Design ascon, start of the top module:
module ascon
(
    input  logic         clock,            
    input  logic         reset_n,          
    input  logic         i_sys_enable,     
    input  logic         i_start,          
    input  logic         i_data_valid,     
    input  logic [ 63:0] i_data,           
    input  logic [127:0] i_key,            
    input  logic [127:0] i_nonce,          
    output logic [ 63:0] o_cipher,         
    output logic [127:0] o_tag,            
    output logic         o_valid_cipher,   
    output logic         o_done,           
    output logic         o_ready           
);
==> flow/config.mk <==
export PLATFORM = sky130hd
export DESIGN_NAME = ascon
export DESIGN_NICKNAME = ascon
export VERILOG_FILES = /design/flow/design.v
export SDC_FILE = /design/flow/constraint.sdc
export NUM_CORES = 4
export LEC_CHECK = 0
export CAP_MARGIN = 20
export CORE_MARGIN = 2
export CORE_UTILIZATION = 72
export CTS_CLUSTER_DIAMETER = 28
export CTS_CLUSTER_SIZE = 13
export PLACE_DENSITY_LB_ADDON = 0.27
export SETUP_SLACK_MARGIN = 0.49
export SLEW_MARGIN = 20
==> flow/constraint.sdc <==
create_clock -name core_clock -period 4.08 [get_ports {clock}]
set_input_delay 0.8160 -clock core_clock [delete_from_list [all_inputs] [get_ports {clock}]]
set_output_delay 0.8160 -clock core_clock [all_outputs]
set_load 0.01 [all_outputs]
run.sh (not shown) runs the stock make flow with config.mk's settings and CLKGATE_MAP_FILE=.
The first run did not get past global routing (5_1_grt).
Change:
Settings changed: CORE_UTILIZATION 72 to 53, CTS_CLUSTER_DIAMETER 28 to default, CTS_CLUSTER_SIZE 13 to default, PLACE_DENSITY_LB_ADDON 0.27 to default, SETUP_SLACK_MARGIN 0.49 to default.
Clock period 4.08 ns to 5.85 ns, I/O delays scaled along.
- This time the run completed with no timing, DRC or antenna violations
- die size grows by about 35%
- synthesized area is unchanged
- synthesized cell count stays the same
Change:
Settings changed: CORE_UTILIZATION 53 to 72, CTS_CLUSTER_SIZE from default to 51, MAX_ROUTING_LAYER from default to met4, SETUP_SLACK_MARGIN from default to 1.25.
Clock period 5.85 ns to 4.3 ns, I/O delays scaled along.
=> Now the flow ended with an error in clock tree synthesis (4_1_cts). Synthesized cell count is unchanged. Area after synthesis is unchanged. Die size came out lower by 26%.
Change:
Settings changed: CORE_UTILIZATION 72 to 40, CTS_CLUSTER_SIZE 51 to default, MAX_ROUTING_LAYER met4 to default, SETUP_SLACK_MARGIN 1.25 to default.
Clock period 4.3 ns to 5.45 ns, I/O delays scaled along.
Outcome:
- This time the run completed without violations
- synthesized area does not change
- die size increases by about 80%
- synthesized cell count is unchanged

========
## run A
ascon again, from the RTL that the note above started with.
==> flow/design.v (excerpt) <==
module ascon
(
    input  logic         clock,            
    input  logic         reset_n,          
    input  logic         i_sys_enable,     
    input  logic         i_start,          
    input  logic         i_data_valid,     
    input  logic [ 63:0] i_data,           
    input  logic [127:0] i_key,            
    input  logic [127:0] i_nonce,          
    output logic [ 63:0] o_cipher,         
    output logic [127:0] o_tag,            
    output logic         o_valid_cipher,   
    output logic         o_done,           
    output logic         o_ready           
);
    logic
        s_mux_select,                       
        s_enable_xor_data_begin,            
        s_enable_xor_key_begin,             
        s_enable_xor_key_end,               
        s_enable_xor_lsb_end,               
        s_enable_state_reg,                 
        s_enable_cipher_reg,                
        s_enable_tag_reg,                   
        s_enable_round_counter,             
        s_reset_round_counter_to_6,         
        s_reset_round_counter_to_0,         
        s_enable_block_counter,             
        s_reset_block_counter,              
        s_valid_cipher,                     
        reg_valid_cipher,                   
        s_done,                             
        reg_done;                           
    logic         [319:0]       o_state;            
    logic         [3:0] reg_round_counter;  
    logic         [1:0] reg_block_counter;  
    ascon_fsm ascon_fsm_inst (
        .clock                     (clock),
        .reset_n                   (reset_n),
        .i_sys_enable              (i_sys_enable),
        .i_start                   (i_start),
        .i_data_valid              (i_data_valid),
  ...
export LEC_CHECK = 0
export ABC_AREA = 0
export CAP_MARGIN = 35
export CELL_PAD_IN_SITES_GLOBAL_PLACEMENT = 1
export CORE_MARGIN = 7
export CORE_UTILIZATION = 27
export CTS_CLUSTER_SIZE = 83
export MAX_ROUTING_LAYER = met4
export MIN_ROUTING_LAYER = met1
export PLACE_DENSITY_LB_ADDON = 0.1
export SETUP_SLACK_MARGIN = 2.89
export SLEW_MARGIN = 20
create_clock -name core_clock -period 10.0 [get_ports {clock}]
Run A finished all stages; the layout is clean.
Edits applied to the flow inputs when going from run A to run B:
Settings: MIN_ROUTING_LAYER: met1 -> met2; CORE_UTILIZATION: 27 -> 47; GPL_TIMING_DRIVEN: unset -> 0.
==> comparison <==
- No final results exist for run B, since it was stopped by error GRT-0116 during global routing (5_1_grt).
- In run B, the initial standard-cell utilization of the core came out 20 points above the value in run A.
- Run B vs. run A: width of the chip saw a decrease; height of the die saw a decrease; standard cell area after detailed placement saw little to no change.
